==> inputs of v15 <==
Design Remoto, start of the top module:
module Remoto(clk,rst,entrada,comando,su,sd,suB,sdB,saida_1,saida1_1,saida2_1,soma_result_1,sinal_A,sinal_B);
Settings: LEC_CHECK=0, ABC_AREA=1, CAP_MARGIN=20, CORE_MARGIN=2, CORE_UTILIZATION=56, CTS_CLUSTER_DIAMETER=381, CTS_CLUSTER_SIZE=98, PLACE_DENSITY=0.35, SETUP_SLACK_MARGIN=-0.62, SLEW_MARGIN=20, TNS_END_PERCENT=15; clock period 14.0 ns.
run.sh (not shown) runs the stock make flow with config.mk's settings and CLKGATE_MAP_FILE=.
==> inputs of v16, as changes to v15 <==
- CELL_PAD_IN_SITES_DETAIL_PLACEMENT: not set -> 2
- CORE_UTILIZATION: 56 -> 40
- CTS_CLUSTER_DIAMETER: 381 -> not set
- CTS_CLUSTER_SIZE: 98 -> not set
- PLACE_DENSITY: 0.35 -> not set
- SETUP_SLACK_MARGIN: -0.62 -> not set
- TNS_END_PERCENT: 15 -> not set
==> inputs of v7, as changes to v15 <==
- ABC_AREA: 1 -> not set
- CORE_UTILIZATION: 56 -> 71
- CTS_CLUSTER_DIAMETER: 381 -> not set
- CTS_CLUSTER_SIZE: 98 -> not set
- PLACE_DENSITY: 0.35 -> not set
- SETUP_SLACK_MARGIN: -0.62 -> not set
- TNS_END_PERCENT: 15 -> not set
==> flow/constraint.sdc (replaced) <==
create_clock -name core_clock -period 11.0 [get_ports {clk}]
set_input_delay 2.2000 -clock core_clock [delete_from_list [all_inputs] [get_ports {clk}]]
set_output_delay 2.2000 -clock core_clock [all_outputs]
set_load 0.01 [all_outputs]
==> inputs of v20, as changes to v15 <==
- CELL_PAD_IN_SITES_DETAIL_PLACEMENT: not set -> 0
- CORE_ASPECT_RATIO: not set -> 1.58
- CORE_UTILIZATION: 56 -> 40
- CTS_CLUSTER_DIAMETER: 381 -> 120
- CTS_CLUSTER_SIZE: 98 -> 21
- GPL_TIMING_DRIVEN: not set -> 0
- PLACE_DENSITY: 0.35 -> not set
- PLACE_DENSITY_LB_ADDON: not set -> 0.29
- SETUP_SLACK_MARGIN: -0.62 -> not set
- SLEW_MARGIN: 20 -> 35
- TNS_END_PERCENT: 15 -> not set
==> notes <==
The lowest final area belongs to v7, the highest to v20.
Of v20 and v15, v15 has the higher power (gap 1.6%, measured against v15).
Area after synthesis is the same in v20 and v16.
v7 went through all stages and came out clean. v16 went through all stages and came out clean. v15 ran to the end with no violations. v20 completed with no timing, DRC or antenna violations.
Between v20 and v15, the lower hold slack is in v20 (gap 0.00078 ns).

---

==> inputs of run a <==
Starting RTL as in the previous note.
clock: 14.0 ns
lec_check: 0
abc_area: 0
cap_margin: 20
cell_pad_in_sites_global_placement: 1
core_aspect_ratio: 0.5
core_margin: 2
core_utilization: 56
cts_cluster_diameter: 205
cts_cluster_size: 98
place_density: 0.46
setup_slack_margin: -0.41
slew_margin: 20
tns_end_percent: 15
==> run b: changes against run a <==
ABC_AREA = 1   (was 0)
CELL_PAD_IN_SITES_DETAIL_PLACEMENT = 0   (was default)
CELL_PAD_IN_SITES_GLOBAL_PLACEMENT = default   (was 1)
CORE_ASPECT_RATIO = 1.39   (was 0.5)
CORE_UTILIZATION = 40   (was 56)
CTS_CLUSTER_DIAMETER = default   (was 205)
CTS_CLUSTER_SIZE = 28   (was 98)
PLACE_DENSITY = default   (was 0.46)
SETUP_SLACK_MARGIN = default   (was -0.41)
TNS_END_PERCENT = default   (was 15)
==> run c: changes against run a <==
ABC_AREA = 1   (was 0)
CORE_ASPECT_RATIO = default   (was 0.5)
CTS_CLUSTER_DIAMETER = 271   (was 205)
CTS_CLUSTER_SIZE = 99   (was 98)
PLACE_DENSITY = 0.35   (was 0.46)
SETUP_SLACK_MARGIN = 3.95   (was -0.41)
==> results <==
Run b finished with timing, DRC and antenna clean. Run c completed with no timing, DRC or antenna violations. Run a finished with timing, DRC and antenna clean. Setup slack: run c is better than run a (1.9 ns). The lowest via count belongs to run a, the highest to run c. In synthesized cell count, run c and run b do not differ. The highest worst hold slack belongs to run a, the lowest to run c. Of run a and run c, run c has the higher final cell count (gap about 17%, measured against run c). Wire length, lowest first: run c, run b, run a. Die area, highest first: run b, run c, run a. In sequential power, run b and run c hardly differ. Area after synthesis: run a is lower than run c (about 2%). Final area, lowest first: run a, run c, run b. Sequential share of layout area: run b < run c < run a.
==> figures <==
| quantity | run b | run a | run c |
|---|---|---|---|
| Status | finished clean | finished clean | finished clean |
| OpenROAD warnings | 85 | 87 | 88 |
| Yosys simple share | 35.86% | 22.84% | 35.86% |
| Yosys chip area | 13800 sq um | 13530 sq um | 13800 sq um |
| Internal power | 742.5 uW | 691.7 uW | 693.1 uW |
| Yosys Instances | 2169 | 1786 | 2169 |
| Fraction of the core area occupied by cells at floorplan | 40.43% | 56.69% | 56.91% |
| Count of inserted tapcells | 451 | 315 | 324 |
| Global-route wire length before repair | 58.15 mm | 58.79 mm | 56.84 mm |
| Final worst-path cycle share | 64.19% | 78.18% | 64.52% |
| Sequential area share after synthesis | 22.19% | 22.63% | 22.19% |
| Register-to-Register Path Depth | 17 | 16 | 17 |
| Share of the synthesized area in the top cell type | 22.19% | 22.63% | 22.19% |
| Met1 track demand over resource | 21.84% | 38.15% | 34.54% |
| Syn_area_per_cell | 6.363 sq um | 7.578 sq um | 6.363 sq um |
| Biggest fanout along the worst timing path | 10 | 23 | 10 |
| Core region area | 34130 sq um | 23870 sq um | 24250 sq um |
| Leading cell type by number of instances after synthesis | sky130_fd_sc_hd__nand2_1 | sky130_fd_sc_hd__nor2_1 | sky130_fd_sc_hd__nand2_1 |
| Clock network power | 495 uW | 462 uW | 465 uW |
| R2r endpoint | delay[6] | G1.rr[5] | delay[18] |
| Met3 wire length | 1.020 mm | 2.034 mm | 1.311 mm |
| Post-Syn Instances | 2169 | 1786 | 2169 |
| Area growth syn-to-layout | 12.67% | 10.17% | 11.24% |
Power and IR drop assume default switching activity.
